File: flow/run.sh
#!/bin/bash
# the make line also repeats each setting of config.mk as NAME=value (left out here)
make -C /OpenROAD-flow-scripts/flow DESIGN_CONFIG=/design/flow/config.mk WORK_HOME=/design/flow/orfs CLKGATE_MAP_FILE= finish
File: flow/config.mk
export PLATFORM = sky130hd
export DESIGN_NAME = TNS_dec_33
export DESIGN_NICKNAME = TNS_dec_33
export VERILOG_FILES = /design/flow/design.v
export SDC_FILE = /design/flow/constraint.sdc
export NUM_CORES = 4
export LEC_CHECK = 0
export ABC_AREA = 1
export CAP_MARGIN = 20
export CORE_MARGIN = 2
export CORE_UTILIZATION = 68
export CTS_CLUSTER_DIAMETER = 94
export SLEW_MARGIN = 20
File: flow/constraint.sdc
create_clock -name core_clock -period 6.55 [get_ports {clk}]
set_input_delay 1.3100 -clock core_clock [delete_from_list [all_inputs] [get_ports {clk}]]
set_output_delay 1.3100 -clock core_clock [all_outputs]
set_load 0.01 [all_outputs]
File: flow/design.v
`timescale 1ns / 1ps
module TNS_dec_33(
    input wire clk,
    input wire rst_n,
    input wire [32:0] codein,
    output reg [30 - 1 : 0] dataout
    );
    wire [30 - 1 : 0] dataout_wire;
    assign dataout_wire = (codein[32]*847425747) + (codein[31]*564950498) + (codein[30]*282475249) + 
                    (codein[29]*121060821) + (codein[28]*80707214) + (codein[27]*40353607) + 
                    (codein[26]*17294403) + (codein[25]*11529602) + (codein[24]*5764801) + 
                    (codein[23]*2470629) + (codein[22]*1647086) + (codein[21]*823543) + 
                    (codein[20]*352947) + (codein[19]*235298) + (codein[18]*117649) + (codein[17]*50421) + (codein[16]*33614) + 
                    (codein[15]*16807) + (codein[14]*7203) + (codein[13]*4802) + (codein[12]*2401) + (codein[11]*1029) +
                    (codein[10]*686) + (codein[9]*343) + (codein[8]*147) + (codein[7]*98) + (codein[6]*49) +
                    (codein[5]*21) + (codein[4]*14) + (codein[3]*7) + (codein[2]*3) + (codein[1]*2) +
                    (codein[0]*1);
    always @(posedge clk or negedge rst_n) begin
        if (~rst_n) begin
            dataout <= 0;
        end
        else begin
            dataout <= dataout_wire;
        end
    end
endmodule
==> run summary, run 1 <==
Entry: Yosys synthesis followed by OpenROAD place and route.

STA:
- The run gives the count of final hold-check violations as 0.
- The run gives the post-route minimum period as 6.91 ns.
- The run puts the worst setup margin at -0.356 ns.
- Looking at the max-slew report, the worst-margin pin has a slew of 0.403 ns.
- OpenROAD reports that the post-layout worst path occupies 105% of the period.
- The run puts the final tally of setup violations at 24.
- The run puts the number of pins with negative max-slew slack in the final report at 0.
- The run puts the max-slew headroom at the worst pin at 73.1%.
- The run puts the highest clock frequency the design can meet at 145 MHz.
- The run gives the worst hold slack as 1.44 ns.
- Setup repair after global routing could not meet its margin everywhere.

Synthesis:
- The cell-mix breakdown from Yosys lists the compound-gate area share as 1.34%.
- The run puts the net count entering floorplan at 1575.
- The run gives the number of warnings issued by yosys as 1.
- Counting flops with a built-in enable in the synthesized netlist gives 0.
- The run gives the count of cell types in the netlist as 22.
- The run puts the count of instantiated cells in the yosys netlist at 1137.
- Summed over all instances, the cell type with the most area after synthesis is sky130_fd_sc_hd__fa_1.
- The main area contributors are sky130_fd_sc_hd__fa_1 (38%), sky130_fd_sc_hd__ha_1 (26%), sky130_fd_sc_hd__inv_1 (15%).
- The run gives the total cell area reported by yosys after synthesis as 10200 µm².
- Of the synthesized area, sequential elements account for 7.39%.
- The run puts the share of synthesized cell area in full adder, half adder and majority cells at 63.9%.
- In the synthesized netlist, the cells that appear most often are sky130_fd_sc_hd__inv_1 (406), sky130_fd_sc_hd__ha_1 (210), sky130_fd_sc_hd__fa_1 (193).
- The run gives the average cell area after synthesis as 8.94 µm².
- The run gives the share of the synthesized netlist area taken by xor and xnor gates as 1.29%.
- In the post-synthesis netlist, the cell with the most instances is sky130_fd_sc_hd__inv_1.
- Summing all multiplexer cells gives an area fraction of 0%.
- Among all flip-flop cells after synthesis, the most frequent one is sky130_fd_sc_hd__dfrtp_1.
- The run puts the post-synthesis async set-or-reset flop share at 100%.
- The run puts the cell area after synthesis at 10200 µm².
- The run gives the simple-gate portion of the synthesized area as 11.1%.
- The run gives the register bit count reported by yosys as 30.
- The run gives the fraction of synthesized cell area taken by the top area cell type as 38.0%.
- The run gives the cell count after synthesis as 1137.
- The run gives the biggest combinational cell group after synthesis as adder cells.

Placed design:
- The run gives the post-detailed-placement cell area as 12000 µm².
- The run puts the final weighted congestion of routability-driven global placement at 0.952.
- The buffer_ports step reported a buffer count of 64.
- The run puts the worst slack at placement at -1.02 ns.
- The run gives the half-perimeter wire length of the detailed placement result as 22700 µm.
- The run gives the instance count after placement with tap cells included as 1514.

Critical path:
- STA classifies the critical path endpoint as a register.
- On the worst path, the slowest cell contributes a delay of 0.57 ns.
- The run puts the buffer and inverter count on the worst path at 10.
- For the worst setup path, the data arrival time is 7.08 ns.
- The run puts the endpoint required time on the critical path at 6.72 ns.
- The run gives the element type at the critical path start as a primary input.
- The run gives the category of the most critical setup path as in -> reg.
- The run gives the cell type of the slowest stage on the worst timing path as sky130_fd_sc_hd__fa_1.
- The run gives the critical path launch point as codein[9].
- The run gives the highest net fanout along the worst path as 4.
- The run gives the library cell appearing most often on the critical path as sky130_fd_sc_hd__fa_1.
- The run gives the endpoint of the most critical setup path as dataout[12]$_DFF_PN0_.
- Per STA, the worst path accumulates the most delay in the family adder cells.
- The run puts the total stage count of the critical path at 25.

Die:
- The run gives the floorplan row count as 44.
- The run puts the vertical extent of the die at 126 µm.
- From left edge to right edge, the die measures 126 µm.
- The run gives the number of I/O pins as 65.
- The run puts the core box area at 14600 µm².
- The run gives the core utilization at floorplan as 69.6%.
- The run puts the area of the chip at 15900 µm².

Global routing:
- The first global-routing pass estimated 45800 µm of wire.
- Global routing finished with a remaining overflow of 0.
- The run gives the maximum number of pins on one net before global-route repair as 31.
- Total global-route track usage over all layers is 37.6%.
- The number of antenna violations at the first check in global routing is 0.
- The run gives the via count of the first global-routing pass as 8961.

Detailed routing:
- For this sky-water flow run, the detailed-routed wirelength per cell is reported as 21.6 µm.
- The run gives the ratio of routed vias to standard cells as 5.61.
- The run gives the routed via count as 8708.
- The run gives the remaining antenna violation count as 0.
- The run puts the number of design-rule violations left by the first detailed-router iteration at 651.
- The run gives the antenna cell count as 0.
- The run puts the amount of wire on met2 after detailed routing at 16100 µm.
- The run gives the met1 wire length as 12300 µm.
- The run gives the final routed DRC violation total as 0.
- The run puts the number of search-and-repair iterations in the first detailed-routing pass at 7.
- The run gives the overall routed net length as 33500 µm.
- In this run the top signal layer used is met4.
- The run puts the routed length on met3 at 3200 µm.

Layout:
- After the last flow step, the layout net total stands at 1805.
- The run puts the non-filler instance count after layout at 1552.
- The layout has 623 filler cells.
- The run gives the area of the multi-input gates as 8620 µm².
- In the final layout, flip-flops and latches occupy 751 µm².
- For the completed layout, the total cell area is recorded as 13100 µm².
- Compared with the post-synthesis result, the final layout area differs by 29.4%.

Run:
- The run gives the count of maximum capacitance violations as 0.
- The run gives the tool warning count as 55.

Clock network:
- The run gives the clock buffer count from CTS as 5.
- The clock H-tree reported by CTS has 2 levels.
- The run puts the number of buffers inserted for hold repair after clock tree synthesis at 0.
- TritonCTS built the clock tree.
- The run puts the number of buffers between clock root and the deepest sink at 2.
- The run puts the clock-pin slew reported for the worst setup and hold paths after clock tree synthesis at 0.06 ns.
- The run puts the clock sink count at 30.
- The root buffer cell chosen for the clock tree is sky130_fd_sc_hd__clkbuf_16.

Status:
- A clean result was blocked by setup timing.
- The flow ran to the end, but the layout failed its checks.

Worst hold path:
- The run gives the classification of the worst-slack hold path as in -> async.
-- cell type report --
cell class | instances | share of cell area (%)
timing repair buffer | 223 | 14.1
clock inverter | 1 | 0.0381
sequential | 30 | 5.71
clock buffer | 7 | 1.08
multi-input combinational | 701 | 65.6
inverter | 406 | 11.7
tap | 184 | 1.75
-- repair_timing --
action,CTS,global route
pin swaps,67,79
endpoints found under the setup margin,26,24
buffers inserted,16,16
resized,211,118
hold endpoints to repair,0,0
-- metal layers --
layer	vias to the layer above	global-route usage, %
met1	4256	51.4
met4	0	11.6
li1	3749	-
met2	524	62.6
met5	-	0
met3	179	5.86
-- metrics by stage --
stage | setup TNS [ns] | utilization [%]
3_5_place_dp | -21.12 | 82.3
5_1_grt | -8.42 | 90.1
2_1_floorplan | 0 | -
6_report | -4.75 | 90.1
3_3_place_gp | -16.94 | 82.3
4_1_cts | -0.0104 | 86.4
==> inputs of run 2 (changes only) <==
- ABC_AREA: 1 -> 0
- CORE_UTILIZATION: 68 -> 70
- CTS_CLUSTER_DIAMETER: 94 -> default
- clock period: 6.55 -> 6.73 ns (I/O delays scaled with it)
==> run summary, run 2 <==
Figures from the flow reports.

Synthesis:
- For this run, asynchronously set or reset flops after synthesis account for 100%.
- The synthesized design contains 0 enable-type register cells.
- The run puts the complex-gate fraction of the synthesized area at 5.63%.
- Sorting the synthesis cell report by count puts at the top sky130_fd_sc_hd__inv_1.
- In the synthesized netlist, the dominant kind of combinational cell is adder cells.
- The run gives the total cell area reported by yosys after synthesis as 9510 µm².
- The run puts the fraction of synthesized cell area taken by the top area cell type at 40.6%.
- The run puts the register bit count reported by yosys at 30.
- The run gives the net count entering floorplan as 1352.
- The synthesized instance count is 914.
- The run gives the share of synthesized cell area in full adder, half adder and majority cells as 68.3%.
- Of the total synthesized cell area, the portion taken by XOR and XNOR cells is 2.21%.
- The synth_stat.txt file lists the number of cells as 914.
- By area the synthesized netlist is led by sky130_fd_sc_hd__fa_1 (41%), sky130_fd_sc_hd__ha_1 (28%), sky130_fd_sc_hd__inv_1 (13%).
- The run gives the fraction of the yosys area taken by sequential cells as 7.90%.
- Counting instances in the post-synthesis netlist gives the leading cell types as sky130_fd_sc_hd__inv_1 (326), sky130_fd_sc_hd__ha_1 (210), sky130_fd_sc_hd__fa_1 (193).
- For this run, the leading register cell type out of synthesis is sky130_fd_sc_hd__dfrtp_1.
- Of the total synthesized cell area, the portion taken by AND, OR, NAND and NOR gates is 3.11%.
- Measured against the total synthesized area, the mux share comes to 0%.
- The run puts the count of cell types in the netlist at 42.
- The run gives the cell area after synthesis as 9510 µm².
- The warning tally printed by Yosys for this design is 1.
- The run gives the dominant cell type by area after synthesis as sky130_fd_sc_hd__fa_1.
- The run puts the average cell area after synthesis at 10.4 µm².

Clock network:
- The run puts the number of H-tree branching levels at 2.
- The number of hold buffers added after CTS was 0.
- The run puts the clock sink count at 30.
- The run gives the master cell of the clock root buffer as sky130_fd_sc_hd__clkbuf_16.
- Clock tree synthesis inserted a total of 5 buffers.
- The run puts the number of buffers between clock root and the deepest sink at 2.

Global routing:
- For this run the aggregate overflow at the end of global routing stands at 107.
- The run gives the global-route usage over all layers as 78.6%.

Placed design:
- The run puts the worst slack at placement at -1.30 ns.
- RePlAce ended its routability-driven mode at a weighted congestion of 0.958.
- The run gives the instance count after placement with tap cells included as 1317.
- The run gives the half-perimeter wire length of the detailed placement result as 22300 µm.
- The run puts the number of port buffers at 64.
- The run puts the post-detailed-placement cell area at 11700 µm².

Die:
- The run puts the area of the chip at 14500 µm².
- The run gives the horizontal die dimension as 121 µm.
- The run puts the core utilization at floorplan at 71.8%.
- The run puts the floorplan row count at 42.
- The run gives the vertical extent of the die as 121 µm.
- The run puts the number of I/O pins at 65.
- The run gives the core box area as 13200 µm².

Status:
- The first error in the log reads "[ERROR GRT-0232] Routing congestion too high. Check the congestion heatmap in the GUI".
- The run gives the last stage reached as global routing.
- The run stopped with a tool error.
## run 2: metal layers
layer	GRT overflow	GRT usage (%)
met2	58	95.1
met4	49	86.4
met3	0	63.2
met1	0	74.8
met5	0	29.8
## run 2: metrics by stage
stage / util (%)
3_3_place_gp: 88.3
3_5_place_dp: 88.3
4_1_cts: 93.2
2_1_floorplan: -
## run 2: timing repair
action,CTS
setup buffers,26
pin swaps,71
gates resized,206
gates cloned,0
endpoints found under the setup margin,24
==> inputs of run 3 (changes only) <==
- ABC_AREA: 0 -> 1
- CELL_PAD_IN_SITES_DETAIL_PLACEMENT: default -> 2
- CORE_MARGIN: 2 -> 3
- CORE_UTILIZATION: 70 -> 40
- GPL_ROUTABILITY_DRIVEN: default -> 1
- GPL_TIMING_DRIVEN: default -> 1
- HOLD_SLACK_MARGIN: default -> -0.05
- MAX_ROUTING_LAYER: default -> met5
- MIN_ROUTING_LAYER: default -> met1
- PLACE_DENSITY: default -> 0.93
- SLEW_MARGIN: 20 -> 25
- clock period: 6.73 -> 14.1 ns (I/O delays scaled with it)
==> run summary, run 3 <==
Entry: Yosys synthesis followed by OpenROAD place and route.

Synthesis:
- The run gives the count of cell types in the netlist as 22.
- The run gives the most common cell in the synthesized netlist as sky130_fd_sc_hd__inv_1.
- The commonest cells after synthesis are sky130_fd_sc_hd__inv_1 (406), sky130_fd_sc_hd__ha_1 (210), sky130_fd_sc_hd__fa_1 (193).
- The cell area that synthesis handed to floorplanning was 10200 µm².
- The run puts the share of synthesized cell area in full adder, half adder and majority cells at 63.9%.
- The synthesized instance count is 1137.
- The number of nets handed over by synthesis was 1575.
- Sorting the Yosys area breakdown by cell type puts at the top sky130_fd_sc_hd__fa_1.
- The run puts the number of warnings issued by yosys at 1.
- In this run, synthesis produced a sequential element count of 30.
- The synth_stat.txt file lists the number of cells as 1137.
- The run puts the fraction of synthesized cell area taken by the top area cell type at 38.0%.
- The synthesized netlist devotes 1.34% of its cell area to compound gates.
- By area the synthesized netlist is led by sky130_fd_sc_hd__fa_1 (38%), sky130_fd_sc_hd__ha_1 (26%), sky130_fd_sc_hd__inv_1 (15%).
- The run puts the total cell area reported by yosys after synthesis at 10200 µm².
- In the synthesized netlist, the dominant kind of combinational cell is adder cells.
- Dividing the synthesized area by the synthesized cell count gives 8.94 µm².
- The run puts the number of enable flip-flop cells at 0.
- The run gives the post-synthesis async set-or-reset flop share as 100%.
- The run puts the portion of netlist area occupied by mux cells at 0%.
- The run puts the simple-gate portion of the synthesized area at 11.1%.
- The run gives the primary flip-flop cell chosen by synthesis mapping as sky130_fd_sc_hd__dfrtp_1.
- The run gives the share of the synthesized netlist area taken by xor and xnor gates as 1.29%.
- The run gives the fraction of the yosys area taken by sequential cells as 7.39%.

Global routing:
- In the global route stage, met3 resource usage came out at 25.4%.
- The run puts the global-route usage over all layers at 43.0%.
- The run puts the final global-route overflow total at 0.
- Global routing put the most usage on met2.
- The run gives the first-pass GRT wire length as 80400 µm.
- The run puts the maximum number of pins on one net before global-route repair at 31.
- Routing resource usage on met1 recorded by global route was 44.1%.
- The number of antenna violations at the first check in global routing came to 4.
- The run puts the met2 layer usage reported by global route at 64.0%.
- The via count of the first global-routing pass was 10700.

Clock network:
- For reference, the clock transition at the flip-flops on the worst setup and hold paths is 0.06 ns.
- The run gives the number of H-tree branching levels as 2.
- The run gives the number of gates resized after CTS as 0.
- No sink is reached through more buffers than the 2 on the longest clock path.
- TritonCTS built the clock tree.
- The run puts the clock sink count at 30.
- The run gives the clock buffer count from CTS as 5.
- The run gives the number of setup buffers added after CTS as 0.
- The run gives the number of buffers inserted for hold repair after clock tree synthesis as 0.
- The run gives the master cell of the clock root buffer as sky130_fd_sc_hd__clkbuf_16.

Placed design:
- The placement report lists the number of port buffers as 64.
- The run puts the final weighted congestion of routability-driven global placement at 0.919.
- Setup slack on the worst path after placement came out at 3.82 ns.
- The run gives the half-perimeter wire length of the detailed placement result as 47000 µm.

STA:
- The run gives the worst setup margin as 3.82 ns.
- The run gives the highest clock frequency the design can meet as 97.3 MHz.
- The run puts the final tally of setup violations at 0.
- The run puts the worst hold slack at 2.95 ns.
- Setup repair after global routing left no endpoint under its margin.
- Measured against its own limit, the worst slew margin works out to 45.5%.
- Pins over their slew limit in the final report were tallied at 0.
- At the pin with the least slew margin, the transition time is 0.816 ns.
- The run gives the total negative slack for setup checks as 0 ns.
- Post-route period utilization is reported as 72.9%.
- Counting endpoints that fail hold in the final report gives 0.
- The run gives the post-route minimum period as 10.28 ns.

Layout:
- The run puts the area growth from synthesis to layout at 11.9%.
- The run puts the storage element area at 751 µm².
- The run puts the area of the multi-input gates at 7890 µm².
- The run puts the count of nets after finishing at 1647.
- The run puts the filler cell count in the final layout at 2694.

Run:
- The run puts the count of maximum capacitance violations at 0.
- Across all stage logs, warnings added up to 51.

Detailed routing:
- The run puts the routed via count at 8952.
- The run gives the remaining antenna violation count as 0.
- The run gives the final routed DRC violation total as 0.
- Per the detailed-route log, wirelength across all metal layers totals 56900 µm.
- The run puts the number of design-rule violations left by the first detailed-router iteration at 913.
- For this run, the detailed router reports a per-instance via density of 5.83.
- The run puts the number of search-and-repair iterations in the first detailed-routing pass at 5.
- The run puts the average wire per standard cell at 37.1 µm.

Critical path:
- Per STA, the worst path accumulates the most delay in the family adder cells.
- Looking at the setup timing report, the critical path kind is in -> reg.
- The run gives the buffer and inverter count on the worst path as 10.
- Counting buffers and inverters, the worst setup path is 27 cells deep.
- Along the worst path, the maximum fanout reaches 9.
- The run gives the kind of capture point of the worst setup path as a register.
- The most numerous cell type found on the critical path is sky130_fd_sc_hd__inv_1.
- The capture point of the critical path was reported as dataout[17]$_DFF_PN0_.
- The worst setup path is launched from a primary input.
- The run gives the endpoint required time on the critical path as 14.28 ns.
- According to the timing report, the critical path is launched from codein[22].
- The run gives the cell type of the slowest stage on the worst timing path as sky130_fd_sc_hd__clkdlybuf4s50_1.
- The run gives the biggest cell delay along the critical path as 0.85 ns.
- The run gives the arrival time reported for the critical path endpoint as 10.46 ns.

Worst hold path:
- According to the hold report, the worst path is of the in -> async type.

Die:
- The run puts the horizontal die dimension at 165 µm.
- The run puts the core box area at 24700 µm².
- The run gives the area of the chip as 27400 µm².
- The run puts the floorplan row count at 57.
- The run puts the number of I/O pins at 65.
- The floorplan step records an initial core utilization of 41.2%.
- Measured along the y axis, the die boundary spans 165 µm.

Status:
- The flow ran to the end and the layout has no timing, DRC or antenna violations.
==> run 3: per-layer routing <==
layer	part of all wire [%]	vias to the layer above
li1	-	3430
met1	34	4443
met2	43	716
met3	13	347
met4	9.5	16
met5	0.50	-
==> run 3: final cells by class <==
| cell class | instances | share of cell area [%] |
|---|---|---|
| Clock buffer | 6 | 1.22 |
| Clock inverter | 2 | 0.110 |
| Timing Repair Buffer | 65 | 5.70 |
| Tap cell | 324 | 3.57 |
| Antenna cell | 2 | 0.0440 |
| Multi-Input combinational cell | 701 | 69.4 |
| Sequential cell | 30 | 6.60 |
| Inverter | 406 | 13.4 |
==> run 3: per-stage QoR <==
| step | instance area [µm²] | util [%] | cells |
|---|---|---|---|
| after global routing | 11400 | 46.1 | 1534 |
| final | 11400 | 46.1 | 1536 |
| after floorplan | 10200 | - | 1137 |
| after detailed placement | 11200 | 45.4 | 1526 |
| after CTS | 11400 | 46.1 | 1534 |
| after global placement | 11200 | 45.4 | 1526 |
==> inputs of run 4 (changes only) <==
- ABC_AREA: 1 -> 0
- CELL_PAD_IN_SITES_DETAIL_PLACEMENT: 2 -> default
- CELL_PAD_IN_SITES_GLOBAL_PLACEMENT: default -> 3
- CORE_MARGIN: 3 -> 2
- CTS_CLUSTER_DIAMETER: default -> 309
- CTS_CLUSTER_SIZE: default -> 10
- GPL_ROUTABILITY_DRIVEN: 1 -> default
- GPL_TIMING_DRIVEN: 1 -> default
- HOLD_SLACK_MARGIN: -0.05 -> default
- MAX_ROUTING_LAYER: met5 -> default
- MIN_ROUTING_LAYER: met1 -> default
- PLACE_DENSITY: 0.93 -> 0.4
- SLEW_MARGIN: 25 -> 20
- TNS_END_PERCENT: default -> 10
- clock period: 14.1 -> 12.0 ns (I/O delays scaled with it)
==> run summary, run 4 <==
Entry: Yosys synthesis followed by OpenROAD place and route.

Status:
- The run finished with no timing, DRC or antenna violations.

Synthesis:
- The run puts the share of synthesized cell area in full adder, half adder and majority cells at 68.3%.
- The run gives the fraction of synthesized cell area taken by the top area cell type as 40.6%.
- The run puts the fraction of the yosys area taken by sequential cells at 7.90%.
- The run puts the cell count after synthesis at 914.
- After synthesis the cells add up to 9510 µm².
- The synthesized netlist devotes 5.63% of its cell area to compound gates.
- The run gives the portion of netlist area occupied by mux cells as 0%.
- The run puts the share of the synthesized netlist area taken by xor and xnor gates at 2.21%.
- Yosys stat counts 914 cells in the synthesized netlist.
- The run gives the net count entering floorplan as 1352.
- Per the synthesis report, the dominant area consumer among library cells is sky130_fd_sc_hd__fa_1.
- Sorting the synthesized cells by area gives the leading types as sky130_fd_sc_hd__fa_1 (41%), sky130_fd_sc_hd__ha_1 (28%), sky130_fd_sc_hd__inv_1 (13%).
- Sorting the synthesized cells by how often they occur yields sky130_fd_sc_hd__inv_1 (326), sky130_fd_sc_hd__ha_1 (210), sky130_fd_sc_hd__fa_1 (193).
- The run gives the count of cell types in the netlist as 42.
- In this run the mean area of a mapped cell was 10.4 µm².
- The run puts the number of enable flip-flop cells at 0.
- In the synthesis report, Yosys lists the chip area as 9510 µm².
- The run gives the simple-gate portion of the synthesized area as 3.11%.
- The run gives the most common cell in the synthesized netlist as sky130_fd_sc_hd__inv_1.
- For this run, asynchronously set or reset flops after synthesis account for 100%.
- The run gives the primary flip-flop cell chosen by synthesis mapping as sky130_fd_sc_hd__dfrtp_1.
- By area, the combinational part of the netlist is dominated by adder cells.
- Counting the warning lines in the Yosys log gives 1.
- Per the synth log, the flip-flop and latch total comes to 30.

Clock network:
- The run puts the number of H-tree branching levels at 2.
- The run gives the number of buffers inserted for hold repair after clock tree synthesis as 0.
- The registers of the reported paths see a clock transition of 0.06 ns.
- The run puts the clock buffer count from CTS at 5.
- Buffers added to address setup during post-CTS repair amount to 0.
- The run gives the number of gates resized after CTS as 0.
- The clock drives 30 sinks.
- The clock passes through at most 2 buffers.
- The tree is rooted in a sky130_fd_sc_hd__clkbuf_16.
- TritonCTS built the clock tree.

STA:
- The run gives the max-slew headroom at the worst pin as 58.7%.
- The run puts the transition time of the tightest slew-check pin at 0.618 ns.
- Per the final timing report, the hold violations number 0.
- Timing would allow up to 107 MHz.
- The final report lists the setup-violating endpoint count as 0.
- The run puts the post-route minimum period at 9.32 ns.
- Max-slew check failures listed in the final report amount to 0.
- Setup repair after global routing left no endpoint under its margin.
- The run gives the share of the clock period used by the worst path as 77.7%.
- Adding up every negative setup slack in the final design gives 0 ns.

Critical path:
- The slowest stage of the critical path is the sky130_fd_sc_hd__clkdlybuf4s50_1 cell.
- Along the worst path, the maximum fanout reaches 9.
- STA classifies the critical path endpoint as a register.
- For reference, the critical path is launched at codein[22].
- The worst setup path is launched from a primary input.
- The critical path in this run is classified as in -> reg.
- In this design, the largest share of critical-path delay is due to adder cells.
- The run gives the biggest cell delay along the critical path as 0.81 ns.
- The run puts the endpoint required time on the critical path at 12.17 ns.
- The run gives the buffer and inverter count on the worst path as 9.
- The run puts the arrival time reported for the critical path endpoint at 9.49 ns.
- The run gives the endpoint of the most critical setup path as dataout[27]$_DFF_PN0_.
- The run puts the total stage count of the critical path at 26.

Layout:
- The run gives the count of nets after finishing as 1426.
- The run gives the filler cell count in the final layout as 2320.
- The run gives the post-route cell area as 10700 µm².
- The flow measured a signed area growth from synthesis to layout of 12.7%.

Detailed routing:
- The run gives the remaining antenna violation count as 0.
- The run gives the antenna cell count as 0.
- The run gives the overall routed net length as 22900 µm.
- The run puts the number of search-and-repair iterations in the first detailed-routing pass at 4.
- The run puts the ratio of routed vias to standard cells at 4.63.
- The run gives the average wire per standard cell as 17.5 µm.
- The routed layout reports a DRC error count of 0.
- The run puts the routed via count at 6062.
- The run puts the number of design-rule violations left by the first detailed-router iteration at 180.

Placed design:
- Detailed placement ended at an HPWL of 21600 µm.
- The run puts the final weighted congestion of routability-driven global placement at 0.921.
- The run puts the post-detailed-placement cell area at 10600 µm².
- The run puts the number of port buffers at 64.

Die:
- The run puts the vertical extent of the die at 158 µm.
- The die is 158 µm wide.
- Per the OpenROAD floorplan log, the area of the die is 25000 µm².
- The run puts the floorplan row count at 56.
- The share of the core area taken by cells at floorplan is 40.6%.
- The run puts the number of I/O pins at 65.
- According to the floorplan report, the placeable core area is 23400 µm².

Global routing:
- The run gives the final global-route overflow total as 0.
- Global routing used 19.8% of the available tracks.
- The run puts the first-pass GRT wire length at 36700 µm.
- The run puts the number of antenna violations at the first check in global routing at 0.
- The run gives the maximum number of pins on one net before global-route repair as 31.
- The run puts the via count of the first global-routing pass at 6925.

Run:
- The run gives the count of maximum capacitance violations as 0.
- The run gives the tool warning count as 53.

Worst hold path:
- The run gives the classification of the worst-slack hold path as in -> async.
## run 4: metal layers
| layer | global-route usage (%) | share of wire, % | up-vias |
|---|---|---|---|
| met2 | 36.3 | 53 | 66 |
| met5 | 0 | 0 | - |
| met1 | 26.4 | 44 | 3100 |
| li1 | - | - | 2890 |
| met3 | 2.22 | 2.4 | 6 |
| met4 | 1.16 | 0.32 | 0 |
## run 4: layout make-up
type                    count  area (µm²)  area share, %
clock buffers               7         143           1.33
clock inverters             1        5.00         0.0467
inverters                 326        1220           11.4
multi-input cells         558        7530           70.3
flip-flops and latches     30         751           7.01
well taps                 319         399           3.72
repair buffers             67         663           6.19
## run 4: metrics by stage
step | hold slack (ns) | std cells | worst slack (ns) | util [%]
detailed placement | 2.83 | 1300 | 2.39 | 45.2
CTS | 2.53 | 1308 | 2.67 | 45.8
floorplan | 2.10 | 914 | 3.67 | -
finish | 2.52 | 1308 | 2.68 | 45.8
global route | 2.56 | 1308 | 2.35 | 45.8
global placement | 2.81 | 1300 | 2.47 | 45.2
==> inputs of run 5 (changes only) <==
- ABC_AREA: 0 -> 1
- CELL_PAD_IN_SITES_GLOBAL_PLACEMENT: 3 -> default
- CTS_CLUSTER_DIAMETER: 309 -> default
- CTS_CLUSTER_SIZE: 10 -> default
- PLACE_DENSITY: 0.4 -> default
- TNS_END_PERCENT: 10 -> default
- clock period: 12.0 -> 6.3 ns (I/O delays scaled with it)
==> run summary, run 5 <==
Entry: Yosys synthesis followed by OpenROAD place and route.

Detailed routing:
- The run puts the number of design-rule violations left by the first detailed-router iteration at 373.
- The run gives the routed via count as 7685.
- The run gives the ratio of routed vias to standard cells as 4.50.
- The run gives the final routed DRC violation total as 0.
- Per the detail_route report, routed wire per instance is 15.3 µm.
- The run puts the number of search-and-repair iterations in the first detailed-routing pass at 5.
- The run gives the remaining antenna violation count as 0.
- The run puts the antenna cell count at 0.
- The run puts the overall routed net length at 26100 µm.

Layout:
- The run puts the area of the multi-input gates at 8910 µm².
- The run gives the fraction of the core area covered by cells at the end of the flow as 54.6%.
- The run gives the storage element area as 751 µm².
- The run puts the count of nets after finishing at 1814.
- Fill cells in the final layout number 2218.
- The run gives the non-filler instance count after layout as 1707.
- The run gives the post-route cell area as 13700 µm².
- Compared with the post-synthesis result, the final layout area differs by 34.7%.

Synthesis:
- Summing the sequential cell areas from Yosys gives 7.39% of the chip area.
- Per the Yosys statistics, synthesis produced 1137 cells.
- In the synthesized netlist the dominant register cell turns out to be sky130_fd_sc_hd__dfrtp_1.
- The run puts the net count entering floorplan at 1575.
- The run gives the cell count after synthesis as 1137.
- The run puts the average cell area after synthesis at 8.94 µm².
- Of the combinational cells, the family taking the most area is adder cells.
- The cell type that accounts for the most area after synthesis is sky130_fd_sc_hd__fa_1.
- The run puts the post-synthesis async set-or-reset flop share at 100%.
- The run gives the simple-gate portion of the synthesized area as 11.1%.
- The synthesized netlist contains 22 unique library cells.
- The run puts the total cell area reported by yosys after synthesis at 10200 µm².
- The run gives the number of warnings issued by yosys as 1.
- Summing every instance area after synthesis gives 10200 µm².
- The run gives the most common cell in the synthesized netlist as sky130_fd_sc_hd__inv_1.
- Per the synth log, the flip-flop and latch total comes to 30.
- The run puts the portion of netlist area occupied by mux cells at 0%.
- Yosys mapped a number of flops with a built-in enable equal to 0.
- The run gives the share of the synthesized netlist area taken by xor and xnor gates as 1.29%.
- The run gives the share of synthesized cell area in full adder, half adder and majority cells as 63.9%.
- Ranked by total cell area, the synthesized netlist is headed by sky130_fd_sc_hd__fa_1 (38%), sky130_fd_sc_hd__ha_1 (26%), sky130_fd_sc_hd__inv_1 (15%).
- By count the netlist is led by sky130_fd_sc_hd__inv_1 (406), sky130_fd_sc_hd__ha_1 (210), sky130_fd_sc_hd__fa_1 (193).
- The run puts the complex-gate fraction of the synthesized area at 1.34%.
- The run gives the fraction of synthesized cell area taken by the top area cell type as 38.0%.

STA:
- Hold-check failures listed in the final report amount to 0.
- The run gives the total negative slack for setup checks as -1.84 ns.
- The run puts the number of pins with negative max-slew slack in the final report at 0.
- The run gives the share of the clock period used by the worst path as 102%.
- The run gives the final tally of setup violations as 22.
- The transition time recorded at the tightest slew-check pin is 0.416 ns.
- The run puts the worst setup margin at -0.145 ns.
- The run gives the post-route minimum period as 6.45 ns.
- The run puts the worst hold slack at 1.37 ns.
- Setup repair after global routing could not meet its margin everywhere.
- The run puts the highest clock frequency the design can meet at 155 MHz.
- The run puts the max-slew headroom at the worst pin at 72.2%.

Critical path:
- Looking at the critical path, the single cell with the biggest stage delay is sky130_fd_sc_hd__fa_1.
- The run gives the biggest cell delay along the critical path as 0.51 ns.
- The run gives the kind of capture point of the worst setup path as a register.
- Among cell families on the critical path, the largest total delay comes from adder cells.
- The run gives the total stage count of the critical path as 25.
- The run puts the highest net fanout along the worst path at 4.
- The critical path ends at dataout[18]$_DFF_PN0_.
- The run puts the arrival time reported for the critical path endpoint at 6.62 ns.
- STA classifies the critical path startpoint as a primary input.
- The run puts the buffer and inverter count on the worst path at 9.
- The run gives the critical path launch point as codein[16].
- The run gives the category of the most critical setup path as in -> reg.
- The run puts the endpoint required time on the critical path at 6.48 ns.
- By instance count, the cell type seen most on the critical path is sky130_fd_sc_hd__fa_1.

Clock network:
- The run puts the clock buffer count from CTS at 5.
- TritonCTS built the clock tree.
- The run gives the number of H-tree branching levels as 2.
- On the worst setup and hold paths after CTS, the clock-pin slew comes to 0.06 ns.
- The run puts the number of buffers inserted for hold repair after clock tree synthesis at 0.
- Counting along the longest clock path gives a buffer depth of 2.
- The run gives the clock sink count as 30.
- The run gives the master cell of the clock root buffer as sky130_fd_sc_hd__clkbuf_16.

Die:
- In this run the full chip footprint comes out at 26700 µm².
- The run gives the core utilization at floorplan as 40.6%.
- The region available for standard cell placement spans 25000 µm².
- In this run the core area contains 58 standard-cell rows.
- The run puts the vertical extent of the die at 163 µm.
- The run puts the horizontal die dimension at 163 µm.
- The run puts the number of I/O pins at 65.

Placed design:
- Counting tap cells, the placed design contains a total of 1677 instances.
- The run puts the post-detailed-placement cell area at 12400 µm².
- Per the placement log, port buffering inserted 64 buffers.
- Timing analysis after detailed placement gives a worst setup slack of -0.977 ns.
- For this run the detailed placement stage logged an HPWL of 23100 µm.
- The run gives the final weighted congestion of routability-driven global placement as 0.949.

Run:
- The run gives the tool warning count as 54.
- Max-cap violations in this run came to 0.

Global routing:
- Entering global routing, the biggest net connects 31 pins.
- The run gives the number of antenna violations at the first check in global routing as 0.
- The run puts the via count of the first global-routing pass at 8252.
- In the global route stage, overall resource usage came out at 20.4%.
- The run gives the final global-route overflow total as 0.
- The run puts the first-pass GRT wire length at 41700 µm.

Worst hold path:
- The run gives the classification of the worst-slack hold path as in -> async.

Status:
- The flow ran to the end, but the layout failed its checks.
- The reasons given for failing layout checks are setup timing.
==> run 5: cell type report <==
cell class              instances  share of cell area (%)
clock inverters                 2                  0.0914
flip-flops and latches         30                    5.49
multi-input cells             701                    65.1
well taps                     330                    3.02
clock buffers                   6                    1.02
inverters                     406                    11.3
repair buffers                232                    14.0
==> run 5: what timing repair did <==
| item | 4_1_cts | 5_1_grt |
|---|---|---|
| pin swaps | 100 | 64 |
| setup endpoints to repair | 26 | 25 |
| resized | 265 | 91 |
| hold endpoints to repair | 0 | 0 |
| cloned | 0 | 0 |
| setup buffers | 14 | 10 |
==> run 5: metal layers <==
metal / global-route usage (%) / vias up / share of wire (%)
met5: 0 / - / 0
met4: 2.41 / 0 / 0.81
met3: 2.56 / 19 / 3.4
met2: 35.5 / 112 / 51
met1: 28.1 / 3788 / 45
li1: - / 3766 / -
==> inputs of run 6 (changes only) <==
- ABC_AREA: 1 -> 0
- CORE_UTILIZATION: 40 -> 72
- HOLD_SLACK_MARGIN: default -> -0.08
- clock period: 6.3 -> 6.9 ns (I/O delays scaled with it)
==> run summary, run 6 <==
Figures from the flow reports.

Die:
- The run gives the area of the chip as 14100 µm².
- From left edge to right edge, the die measures 119 µm.
- The floorplan has 41 rows.
- From bottom edge to top edge, the die measures 119 µm.
- The run puts the core utilization at floorplan at 74.4%.
- The run puts the core box area at 12800 µm².
- The run gives the number of I/O pins as 65.

Clock network:
- The run gives the number of buffers between clock root and the deepest sink as 2.
- The run puts the clock buffer count from CTS at 5.
- Per the CTS log, the root buffer master is sky130_fd_sc_hd__clkbuf_16.
- The run puts the clock sink count at 30.
- In this run, post-CTS hold repair placed 0 buffers.
- The run gives the number of H-tree branching levels as 2.

Status:
- The first error in the log reads "[ERROR GRT-0116] Global routing finished with congestion. Check the congestion regions in the DRC Viewer".
- The run stopped with a tool error.
- Progress stopped at global routing.

Synthesis:
- Summing the sequential cell areas from Yosys gives 7.90% of the chip area.
- The run puts the cell area after synthesis at 9510 µm².
- The run gives the most common cell in the synthesized netlist as sky130_fd_sc_hd__inv_1.
- The run gives the post-synthesis async set-or-reset flop share as 100%.
- The run gives the simple-gate portion of the synthesized area as 3.11%.
- Of the post-synthesis cell area, the dominant cell type holds 40.6%.
- Counting every instance in the synthesized netlist gives 914.
- The run gives the biggest combinational cell group after synthesis as adder cells.
- The cell-mix breakdown from Yosys lists the compound-gate area share as 5.63%.
- Summed over all instances, the cell type with the most area after synthesis is sky130_fd_sc_hd__fa_1.
- The run gives the total cell area reported by yosys after synthesis as 9510 µm².
- The run puts the number of warnings issued by yosys at 1.
- The run gives the net count entering floorplan as 1352.
- The run gives the register bit count reported by yosys as 30.
- The run gives the portion of netlist area occupied by mux cells as 0%.
- Yosys mapped a number of flops with a built-in enable equal to 0.
- The run puts the share of synthesized cell area in full adder, half adder and majority cells at 68.3%.
- Counting instances in the post-synthesis netlist gives the leading cell types as sky130_fd_sc_hd__inv_1 (326), sky130_fd_sc_hd__ha_1 (210), sky130_fd_sc_hd__fa_1 (193).
- The synthesis report lists the most area-consuming cells as sky130_fd_sc_hd__fa_1 (41%), sky130_fd_sc_hd__ha_1 (28%), sky130_fd_sc_hd__inv_1 (13%).
- The run gives the share of the synthesized netlist area taken by xor and xnor gates as 2.21%.
- Post-synth the commonest register cell is sky130_fd_sc_hd__dfrtp_1.
- In the Yosys report the total cell count is 914.
- The netlist uses 42 different library cells.
- The run gives the average cell area after synthesis as 10.4 µm².

Placed design:
- The run puts the half-perimeter wire length of the detailed placement result at 23800 µm.
- Buffers placed on the I/O ports in this run total 64.
- In this run the cell area measured after placement is 11600 µm².
- The run gives the final weighted congestion of routability-driven global placement as 0.982.

Global routing:
- The run puts the global-route usage over all layers at 70.7%.
- The run gives the final global-route overflow total as 8.
-- run 6: layer usage --
layer | overflow | track usage, %
met3 | 0 | 56.7
met5 | 0 | 32.4
met4 | 3 | 69.6
met1 | 0 | 67.7
met2 | 5 | 88.8
-- run 6: stage by stage --
stage	worst slack (ns)	setup TNS, ns	std cells
floorplan	-0.160	-0.349	914
global placement	-0.956	-15.61	1307
detailed placement	-1.30	-23.60	1307
CTS	-0.494	-5.75	1331
-- run 6: repair_timing --
| action | in CTS |
|---|---|
| buffers inserted | 17 |
| pin swaps | 59 |
| endpoints found under the hold margin | 0 |
| endpoints found under the setup margin | 24 |
| resized | 184 |
==> inputs of run 7 (changes only) <==
- ABC_AREA: 0 -> 1
- CAP_MARGIN: 20 -> 10
- CORE_UTILIZATION: 72 -> 68
- CTS_CLUSTER_DIAMETER: default -> 263
- CTS_CLUSTER_SIZE: default -> 56
- HOLD_SLACK_MARGIN: -0.08 -> 0.29
- MAX_ROUTING_LAYER: default -> met5
- SETUP_SLACK_MARGIN: default -> -0.3
- TNS_END_PERCENT: default -> 85
- clock period: 6.9 -> 5.82 ns (I/O delays scaled with it)
==> run summary, run 7 <==
Entry: Yosys synthesis followed by OpenROAD place and route.

Status:
- The flow ran to the end, but the layout failed its checks.
- The checks that failed were setup timing.

Clock network:
- In this run the clock root is driven by a sky130_fd_sc_hd__clkbuf_16.
- The run puts the number of buffers inserted for hold repair after clock tree synthesis at 0.
- TritonCTS built the clock tree.
- The run gives the clock sink count as 30.
- The run puts the number of buffers between clock root and the deepest sink at 2.
- The run puts the number of H-tree branching levels at 2.
- The timing report gives the clock slew at the launch and capture registers of the worst setup and hold paths as 0.05 ns.
- The run puts the clock buffer count from CTS at 5.

Detailed routing:
- In the routed netlist, the antenna diode instances number 0.
- The run gives the final routed DRC violation total as 0.
- The run gives the average wire per standard cell as 24.4 µm.
- In the routed layout, each cell is associated on average with a via count of 6.01.
- The run gives the remaining antenna violation count as 0.
- The routed layout has 9339 vias.
- For this block, the initial DRC count from the detailed router was 1115.
- The detailed router reported a total wirelength of 38000 µm.
- The run puts the number of search-and-repair iterations in the first detailed-routing pass at 9.

Critical path:
- The run puts the endpoint required time on the critical path at 6.04 ns.
- The run gives the total stage count of the critical path as 26.
- The run gives the category of cells accounting for the largest share of critical-path delay as adder cells.
- Data on the critical path arrives at its endpoint at 7.10 ns.
- The worst setup path is launched from a primary input.
- In this design, the critical path's most frequently occurring cell is sky130_fd_sc_hd__fa_2.
- The run gives the endpoint of the most critical setup path as dataout[17]$_DFF_PN0_.
- The worst setup path is captured at a register.
- The run gives the highest net fanout along the worst path as 4.
- The run gives the cell type of the slowest stage on the worst timing path as sky130_fd_sc_hd__fa_1.
- The run gives the biggest cell delay along the critical path as 0.57 ns.
- The run puts the buffer and inverter count on the worst path at 8.
- The run gives the critical path launch point as codein[27].
- The run gives the category of the most critical setup path as in -> reg.

Global routing:
- The run gives the final global-route overflow total as 0.
- The run gives the first-pass GRT wire length as 49300 µm.
- The via count of the first global-routing pass came to 9503.
- The run gives the global-route usage over all layers as 41.2%.
- The number of antenna violations at the first check in global routing was 1.
- The run gives the maximum number of pins on one net before global-route repair as 31.

Synthesis:
- The run puts the number of enable flip-flop cells at 0.
- Among the non-sequential cells, adder cells take the most area.
- The run gives the post-synthesis async set-or-reset flop share as 100%.
- The run puts the net count entering floorplan at 1575.
- The run gives the fraction of synthesized cell area taken by the top area cell type as 38.0%.
- The run gives the dominant cell type by area after synthesis as sky130_fd_sc_hd__fa_1.
- Sequential elements use 7.39% of the synthesized area.
- Multiplexer cells account for 0% of the synthesized area.
- Among all flip-flop cells after synthesis, the most frequent one is sky130_fd_sc_hd__dfrtp_1.
- The run gives the count of cell types in the netlist as 22.
- The synthesis run shows the most used standard cells to be sky130_fd_sc_hd__inv_1 (406), sky130_fd_sc_hd__ha_1 (210), sky130_fd_sc_hd__fa_1 (193).
- The run puts the register bit count reported by yosys at 30.
- Sorting the synthesis cell report by count puts at the top sky130_fd_sc_hd__inv_1.
- The main area contributors are sky130_fd_sc_hd__fa_1 (38%), sky130_fd_sc_hd__ha_1 (26%), sky130_fd_sc_hd__inv_1 (15%).
- Summing every instance area after synthesis gives 10200 µm².
- After Yosys synthesis, AND-OR and OR-AND compound gates account for 1.34% of the synthesized area.
- The run puts the count of instantiated cells in the yosys netlist at 1137.
- The run puts the simple-gate portion of the synthesized area at 11.1%.
- Synthesis handed over a netlist of 1137 instances.
- The run puts the share of synthesized cell area in full adder, half adder and majority cells at 63.9%.
- The run puts the number of warnings issued by yosys at 1.
- The run gives the average cell area after synthesis as 8.94 µm².
- The run puts the total cell area reported by yosys after synthesis at 10200 µm².
- For reference, XOR and XNOR gates occupy 1.29% of the area reported after synthesis.

STA:
- The run gives the worst setup margin as -1.07 ns.
- Setup total negative slack on the finished layout was measured at -23.27 ns.
- In the final report, the number of endpoints failing setup comes to 26.
- In this build the clock could be raised as far as 145 MHz.
- The run gives the share of the clock period used by the worst path as 118%.
- Setup repair after global routing could not meet its margin everywhere.
- The run puts the transition time of the tightest slew-check pin at 0.425 ns.
- The run gives the max-slew headroom at the worst pin as 71.6%.
- The run gives the count of final hold-check violations as 0.
- The run puts the post-route minimum period at 6.89 ns.
- The run gives the number of pins with negative max-slew slack in the final report as 0.

Layout:
- The run gives the fraction of the core area covered by cells at the end of the flow as 91.0%.
- The run puts the non-filler instance count after layout at 1555.
- The run gives the filler cell count in the final layout as 560.
- The run puts the count of nets after finishing at 1810.
- The flow measured a signed area growth from synthesis to layout of 30.7%.

Die:
- The run gives the vertical extent of the die as 126 µm.
- Once the floorplan was initialized, standard cells occupied 69.6% of the core.
- The run gives the core box area as 14600 µm².
- The run puts the number of I/O pins at 65.
- According to the floorplan log, the row count is 44.
- The run gives the horizontal die dimension as 126 µm.
- The run gives the area of the chip as 15900 µm².

Placed design:
- Buffers placed on the I/O ports in this run total 64.
- The run puts the instance count after placement with tap cells included at 1527.
- The run gives the final weighted congestion of routability-driven global placement as 0.990.
- In the placement report, post-DP HPWL is listed as 24500 µm.
- STA on the placed design reports a worst setup slack of -1.43 ns.

Worst hold path:
- The run gives the classification of the worst-slack hold path as in -> async.

Run:
- The run puts the tool warning count at 56.
- The run gives the count of maximum capacitance violations as 0.
run 7: layout make-up:
type,count,area [µm²],area share [%]
clock buffers,6,139,1.05
repair buffers,228,1900,14.3
inverters,406,1550,11.7
multi-input cells,701,8710,65.6
well taps,184,230,1.73
flip-flops and latches,30,751,5.65
run 7: timing repair:
item / in CTS / in global routing
cloned: 0 / 0
setup endpoints to repair: 26 / 26
setup buffers: 16 / 8
pin swaps: 71 / 68
gates resized: 248 / 71
run 7: stage by stage:
| stage | hold WS [ns] | area, µm² |
|---|---|---|
| 6_report | 1.27 | 13300 |
| 5_1_grt | 1.33 | 13300 |
| 4_1_cts | 1.29 | 13000 |
| 3_5_place_dp | 1.58 | 12300 |
| 3_3_place_gp | 1.57 | 12300 |
| 2_1_floorplan | 0.868 | 10300 |
run 7: routing by layer:
| layer | GRT usage (%) | up-vias | wire (µm) |
|---|---|---|---|
| met5 | 0 | - | 69 |
| met4 | 20.0 | 4 | 3990 |
| met3 | 9.56 | 341 | 4660 |
| met2 | 70.4 | 834 | 17000 |
| met1 | 49.2 | 4412 | 12300 |
| li1 | - | 3748 | - |
==> inputs of run 8 (changes only) <==
- ABC_AREA: 1 -> default
- CAP_MARGIN: 10 -> 20
- CELL_PAD_IN_SITES_GLOBAL_PLACEMENT: default -> 0
- CORE_ASPECT_RATIO: default -> 1.54
- CORE_MARGIN: 2 -> 8
- CORE_UTILIZATION: 68 -> 40
- CTS_CLUSTER_DIAMETER: 263 -> 99
- CTS_CLUSTER_SIZE: 56 -> 14
- HOLD_SLACK_MARGIN: 0.29 -> 0.13
- MAX_ROUTING_LAYER: met5 -> default
- PLACE_DENSITY: default -> 0.41
- SETUP_SLACK_MARGIN: -0.3 -> default
- SLEW_MARGIN: 20 -> 0
- TNS_END_PERCENT: 85 -> 5
- clock period: 5.82 -> 12.0 ns (I/O delays scaled with it)
==> run summary, run 8 <==
Entry: Yosys synthesis followed by OpenROAD place and route.

Status:
- The flow ran to the end and the layout has no timing, DRC or antenna violations.

Worst hold path:
- The most critical min-delay path falls under in -> async.

Synthesis:
- Per the synth stats, the flop cell with the highest instance count is sky130_fd_sc_hd__dfrtp_1.
- Of the synthesized area, sequential elements account for 7.90%.
- Of the total synthesized cell area, the portion taken by full adders, half adders and majority gates is 68.3%.
- For reference, the top cells by count after synthesis are sky130_fd_sc_hd__inv_1 (326), sky130_fd_sc_hd__ha_1 (210), sky130_fd_sc_hd__fa_1 (193).
- The run puts the number of warnings issued by yosys at 1.
- The run gives the cell area after synthesis as 9510 µm².
- The run gives the net count entering floorplan as 1352.
- In the post-synthesis netlist, the cell with the most instances is sky130_fd_sc_hd__inv_1.
- The run puts the share of the synthesized netlist area taken by xor and xnor gates at 2.21%.
- The run gives the dominant cell type by area after synthesis as sky130_fd_sc_hd__fa_1.
- The run puts the cell count after synthesis at 914.
- For reference, simple AND, OR, NAND and NOR cells occupy 3.11% of the area reported after synthesis.
- The run gives the complex-gate fraction of the synthesized area as 5.63%.
- The run puts the total cell area reported by yosys after synthesis at 9510 µm².
- The synth_stat.txt file lists the number of cells as 914.
- The run gives the fraction of synthesized cell area taken by the top area cell type as 40.6%.
- The average instance in the mapped netlist occupies 10.4 µm².
- The run gives the number of enable flip-flop cells as 0.
- By area the synthesized netlist is led by sky130_fd_sc_hd__fa_1 (41%), sky130_fd_sc_hd__ha_1 (28%), sky130_fd_sc_hd__inv_1 (13%).
- The run gives the biggest combinational cell group after synthesis as adder cells.
- In this run, synthesis produced a sequential element count of 30.
- Per the synth stats, the proportion of register bits with asynchronous set or reset is 100%.
- The run puts the portion of netlist area occupied by mux cells at 0%.
- The run puts the count of cell types in the netlist at 42.

Clock network:
- Buffers inserted to repair hold after CTS numbered 0.
- The run puts the number of buffers between clock root and the deepest sink at 2.
- The run puts the clock buffer count from CTS at 5.
- TritonCTS built the clock tree.
- Post-CTS timing repair inserted 0 buffers for setup.
- The run gives the number of H-tree branching levels as 2.
- The run puts the clock-pin slew reported for the worst setup and hold paths after clock tree synthesis at 0.05 ns.
- The run gives the clock sink count as 30.
- The run gives the master cell of the clock root buffer as sky130_fd_sc_hd__clkbuf_16.
- The run puts the number of gates resized after CTS at 0.

Detailed routing:
- The run gives the average wire per standard cell as 17.7 µm.
- The run puts the overall routed net length at 22600 µm.
- The run puts the ratio of routed vias to standard cells at 4.62.
- The run puts the number of design-rule violations left by the first detailed-router iteration at 149.
- The run gives the final routed DRC violation total as 0.
- The run puts the antenna cell count at 0.
- The run gives the routed via count as 5894.
- The run gives the number of search-and-repair iterations in the first detailed-routing pass as 4.
- The run gives the remaining antenna violation count as 0.

Die:
- The run gives the number of I/O pins as 65.
- The run gives the core utilization at floorplan as 40.4%.
- The run puts the core box area at 23600 µm².
- The run puts the area of the chip at 29100 µm².
- The die is 140 µm wide.
- The run gives the floorplan row count as 70.
- From bottom edge to top edge, the die measures 207 µm.

Critical path:
- The run puts the arrival time reported for the critical path endpoint at 9.42 ns.
- Listed in order, past its start point the critical path passes clkdlybuf4s50_1, fa_1, inv_1, fa_1, fa_1, inv_1, fa_1, fa_1, fa_1, inv_1, fa_1, inv_1, fa_1, ha_1, inv_1, fa_1, nor2b_1, o2111ai_2, a21boi_4, nor4b_4, o31ai_2, a311oi_2, xnor2_1.
- The run puts the highest net fanout along the worst path at 6.
- The run puts the endpoint required time on the critical path at 12.15 ns.
- The critical path is of the in -> reg type.
- The run puts the buffer and inverter count on the worst path at 6.
- The worst setup path is launched from a primary input.
- OpenSTA lists the critical path startpoint as codein[27].
- The run gives the total stage count of the critical path as 23.
- The most critical setup path has its endpoint at dataout[29]$_DFF_PN0_.
- The run gives the kind of capture point of the worst setup path as a register.
- The run gives the biggest cell delay along the critical path as 0.79 ns.
- The kind of cell with the highest combined delay along the critical path is adder cells.
- The run gives the library cell appearing most often on the critical path as sky130_fd_sc_hd__fa_1.
- The slowest stage of the critical path belongs to the cell sky130_fd_sc_hd__fa_1.

Layout:
- The run gives the post-route cell area as 10700 µm².
- The run gives the count of nets after finishing as 1424.
- Per the run report, area growth between synthesis and finish was 12.2%.

Placed design:
- Per the detailed placement report, the placed cell area equals 10500 µm².
- Routability-driven placement finished with a final weighted congestion of 0.898.
- The run puts the number of port buffers at 64.
- Once detailed placement completed, the half-perimeter wirelength came to 21600 µm.

STA:
- The final timing report counts setup violations totalling 0.
- The run puts the highest clock frequency the design can meet at 108 MHz.
- In the final report, the number of pins over their slew limit comes to 0.
- Setup repair after global routing left no endpoint under its margin.
- The run gives the post-route minimum period as 9.27 ns.
- The run puts the max-slew headroom at the worst pin at 56.2%.
- Adding up every negative setup slack in the final design gives 0 ns.
- The run puts the share of the clock period used by the worst path at 77.2%.
- For reference, the final report shows the hold violation count at 0.
- The run puts the transition time of the tightest slew-check pin at 0.654 ns.

Run:
- The report counts max-capacitance violations totalling 0.
- The number of warnings reported in the stage logs is 52.

Global routing:
- The run puts the maximum number of pins on one net before global-route repair at 31.
- The run gives the first-pass GRT wire length as 36200 µm.
- The run gives the global-route usage over all layers as 16.3%.
- The number of antenna violations at the first check in global routing was 0.
- The run gives the final global-route overflow total as 0.
- The via count of the first global-routing pass is 6801.
## run 8: metrics by stage
step	util (%)	hold WS (ns)	setup slack (ns)	instances
4_1_cts	45.3	2.53	2.68	1275
3_5_place_dp	44.6	2.82	2.39	1267
6_report	45.3	2.51	2.73	1275
5_1_grt	45.3	2.57	2.37	1275
3_3_place_gp	44.6	2.81	2.41	1267
2_1_floorplan	-	2.10	3.67	914
## run 8: layer usage
layer  GRT usage, %  wire length, µm  share of wire [%]
met5              0                0                  0
met1           18.8             9430                 42
met3          0.806              391                1.7
met2           30.5            12000                 53
met4           6.47              751                3.3
## run 8: layout make-up
cell class                 instances  area, µm²
clock buffer                       7        143
inverter                         326       1220
timing repair buffer              65        648
tap                              288        360
multi-input combinational        558       7530
sequential                        30        751
clock inverter                     1       5.00
fill                            2262      12900
==> inputs of run 9 (changes only) <==
- ABC_AREA: default -> 0
- CELL_PAD_IN_SITES_GLOBAL_PLACEMENT: 0 -> default
- CORE_ASPECT_RATIO: 1.54 -> default
- CORE_MARGIN: 8 -> 2
- CORE_UTILIZATION: 40 -> 68
- CTS_CLUSTER_DIAMETER: 99 -> default
- CTS_CLUSTER_SIZE: 14 -> default
- HOLD_SLACK_MARGIN: 0.13 -> default
- PLACE_DENSITY: 0.41 -> default
- SLEW_MARGIN: 0 -> 20
- TNS_END_PERCENT: 5 -> default
- clock period: 12.0 -> 6.74 ns (I/O delays scaled with it)
==> run summary, run 9 <==
Entry: Yosys synthesis followed by OpenROAD place and route.

Synthesis:
- The run gives the primary flip-flop cell chosen by synthesis mapping as sky130_fd_sc_hd__dfrtp_1.
- Per the synthesis report, the simple-gate share of the synthesized area is 3.11%.
- The post-synth register bit count is 30.
- The run gives the share of synthesized cell area in full adder, half adder and majority cells as 68.3%.
- The run gives the total cell area reported by yosys after synthesis as 9510 µm².
- sky130_fd_sc_hd__fa_1 takes more of the synthesized area than any other cell.
- Summing the areas of all xor and xnor instances in the mapped netlist gives 2.21% of the synthesized area.
- After synthesis, the design contains 914 cells according to Yosys.
- The run gives the cell area after synthesis as 9510 µm².
- For this run the top cell type by instance count after synthesis was sky130_fd_sc_hd__inv_1.
- The run gives the post-synthesis async set-or-reset flop share as 100%.
- The run puts the cell count after synthesis at 914.
- In the post-synthesis netlist, the biggest area contributors are sky130_fd_sc_hd__fa_1 (41%), sky130_fd_sc_hd__ha_1 (28%), sky130_fd_sc_hd__inv_1 (13%).
- The run gives the portion of netlist area occupied by mux cells as 0%.
- Sequential cells were found to cover 7.90% of the synthesized design area.
- The cell-mix breakdown from Yosys lists the compound-gate area share as 5.63%.
- Sorting the synthesized cells by how often they occur yields sky130_fd_sc_hd__inv_1 (326), sky130_fd_sc_hd__ha_1 (210), sky130_fd_sc_hd__fa_1 (193).
- The run gives the average cell area after synthesis as 10.4 µm².
- The run puts the fraction of synthesized cell area taken by the top area cell type at 40.6%.
- The run puts the count of cell types in the netlist at 42.
- The run puts the number of enable flip-flop cells at 0.
- The run puts the net count entering floorplan at 1352.
- Among the non-sequential cells, adder cells take the most area.
- The run puts the number of warnings issued by yosys at 1.

STA:
- The run gives the total negative slack for setup checks as -19.67 ns.
- Derived from the worst setup path, the maximum achievable clock frequency is 128 MHz.
- The run puts the post-route minimum period at 7.83 ns.
- The run puts the number of pins with negative max-slew slack in the final report at 0.
- Setup repair after global routing could not meet its margin everywhere.
- The run gives the worst setup margin as -1.09 ns.
- The run gives the share of the clock period used by the worst path as 116%.
- Hold-check failures listed in the final report amount to 0.
- The run gives the transition time of the tightest slew-check pin as 0.477 ns.
- The run gives the max-slew headroom at the worst pin as 68.1%.
- The run puts the final tally of setup violations at 24.

Placed design:
- The run puts the post-detailed-placement cell area at 11700 µm².
- The pre-CTS setup check shows a worst slack of -1.27 ns.
- Per the gpl log, the routability congestion estimate is 0.952.
- The run puts the number of port buffers at 64.
- The run puts the half-perimeter wire length of the detailed placement result at 23000 µm.
- The run puts the instance count after placement with tap cells included at 1320.

Die:
- The run gives the floorplan row count as 43.
- After floorplanning, the die was sized to cover 14900 µm².
- The run puts the horizontal die dimension at 122 µm.
- The run gives the vertical extent of the die as 122 µm.
- In this run the count of I/O pins placed on the die edge is 65.
- The core region is 13800 µm².
- Before placement the cells fill 69.0% of the core.

Critical path:
- The run puts the buffer and inverter count on the worst path at 6.
- STA classifies the critical path endpoint as a register.
- The run gives the library cell appearing most often on the critical path as sky130_fd_sc_hd__fa_1.
- The data required time reported for the critical path is 6.90 ns.
- The worst setup path is launched from a primary input.
- The largest individual stage delay along the critical path comes from the cell sky130_fd_sc_hd__fa_1.
- The timing report attributes the biggest portion of critical-path delay to adder cells.
- The run puts the biggest cell delay along the critical path at 0.69 ns.
- The run gives the highest net fanout along the worst path as 3.
- For reference, the most critical setup path is categorized as in -> reg.
- The run puts the total stage count of the critical path at 22.
- Per STA, the worst path is made up of buf_2, fa_2, fa_2, fa_1, inv_2, fa_1, inv_1, fa_1, fa_1, fa_1, inv_1, fa_1, inv_1, ha_4, a211oi_4, nor2_2, o31a_1, buf_6, a21oi_4, nor2_2, nor3_2, nor2_1.
- On the critical path the data arrives at 7.99 ns.
- The critical path starts at codein[32].
- The capture point of the critical path was reported as dataout[14]$_DFF_PN0_.

Status:
- The flow ran to the end, but the layout failed its checks.
- In this run the layout check failures are setup timing.

Clock network:
- The run gives the number of H-tree branching levels as 2.
- The run gives the master cell of the clock root buffer as sky130_fd_sc_hd__clkbuf_16.
- TritonCTS built the clock tree.
- The run puts the number of buffers between clock root and the deepest sink at 2.
- The run puts the clock-pin slew reported for the worst setup and hold paths after clock tree synthesis at 0.06 ns.
- The run puts the number of buffers inserted for hold repair after clock tree synthesis at 0.
- The run gives the clock sink count as 30.
- The run gives the clock buffer count from CTS as 5.

Detailed routing:
- The run puts the final routed DRC violation total at 0.
- For this block, the initial DRC count from the detailed router was 1026.
- The run gives the overall routed net length as 38600 µm.
- The run puts the remaining antenna violation count at 0.
- The run puts the routed via count at 8560.
- Dividing the detail-routed wire length by the instance count gives 28.3 µm.
- The run puts the number of search-and-repair iterations in the first detailed-routing pass at 7.
- The run puts the ratio of routed vias to standard cells at 6.27.

Worst hold path:
- The most critical min-delay path falls under in -> async.

Layout:
- After routing the design area is 12600 µm².
- The run puts the fraction of the core area covered by cells at the end of the flow at 91.8%.
- The run puts the count of nets after finishing at 1623.
- Between the synthesized netlist and the finished layout, the area growth was recorded as 33.1%.
- For this run, the number of standard cells in the final layout without fillers is 1366.

Global routing:
- Entering global routing, the biggest net connects 31 pins.
- The run gives the final global-route overflow total as 0.
- The run gives the via count of the first global-routing pass as 9023.
- In the global route stage, overall resource usage came out at 44.8%.
- The run puts the number of antenna violations at the first check in global routing at 1.
- The run gives the first-pass GRT wire length as 48300 µm.

Run:
- The tool warning count for the run is 56.
- The run puts the count of maximum capacitance violations at 0.
[run 9: per-layer routing]
layer	vias to the layer above	wire [µm]	GRT usage [%]
met4	6	4270	28.7
met1	4076	11400	50.4
li1	3288	-	-
met5	-	114	0.694
met2	796	17200	73.7
met3	394	5660	14.0
[run 9: per-stage QoR]
stage	hold slack, ns
finish	1.47
global route	1.52
CTS	1.47
detailed placement	1.77
global placement	1.75
floorplan	1.05
[run 9: repair_timing]
item,in CTS,in global routing
endpoints found under the setup margin,23,24
setup buffers,20,22
gates resized,194,96
pin swaps,65,83
gates cloned,0,0
[run 9: cell type report]
type	instances	area, µm²
Multi-Input combinational cell	558	8130
Timing Repair Buffer	264	2160
Inverter	326	1240
Fill cell	478	1120
Sequential cell	30	751
Tap cell	180	225
Clock buffer	5	125
Clock inverter	2	10.0
Antenna cell	1	2.50
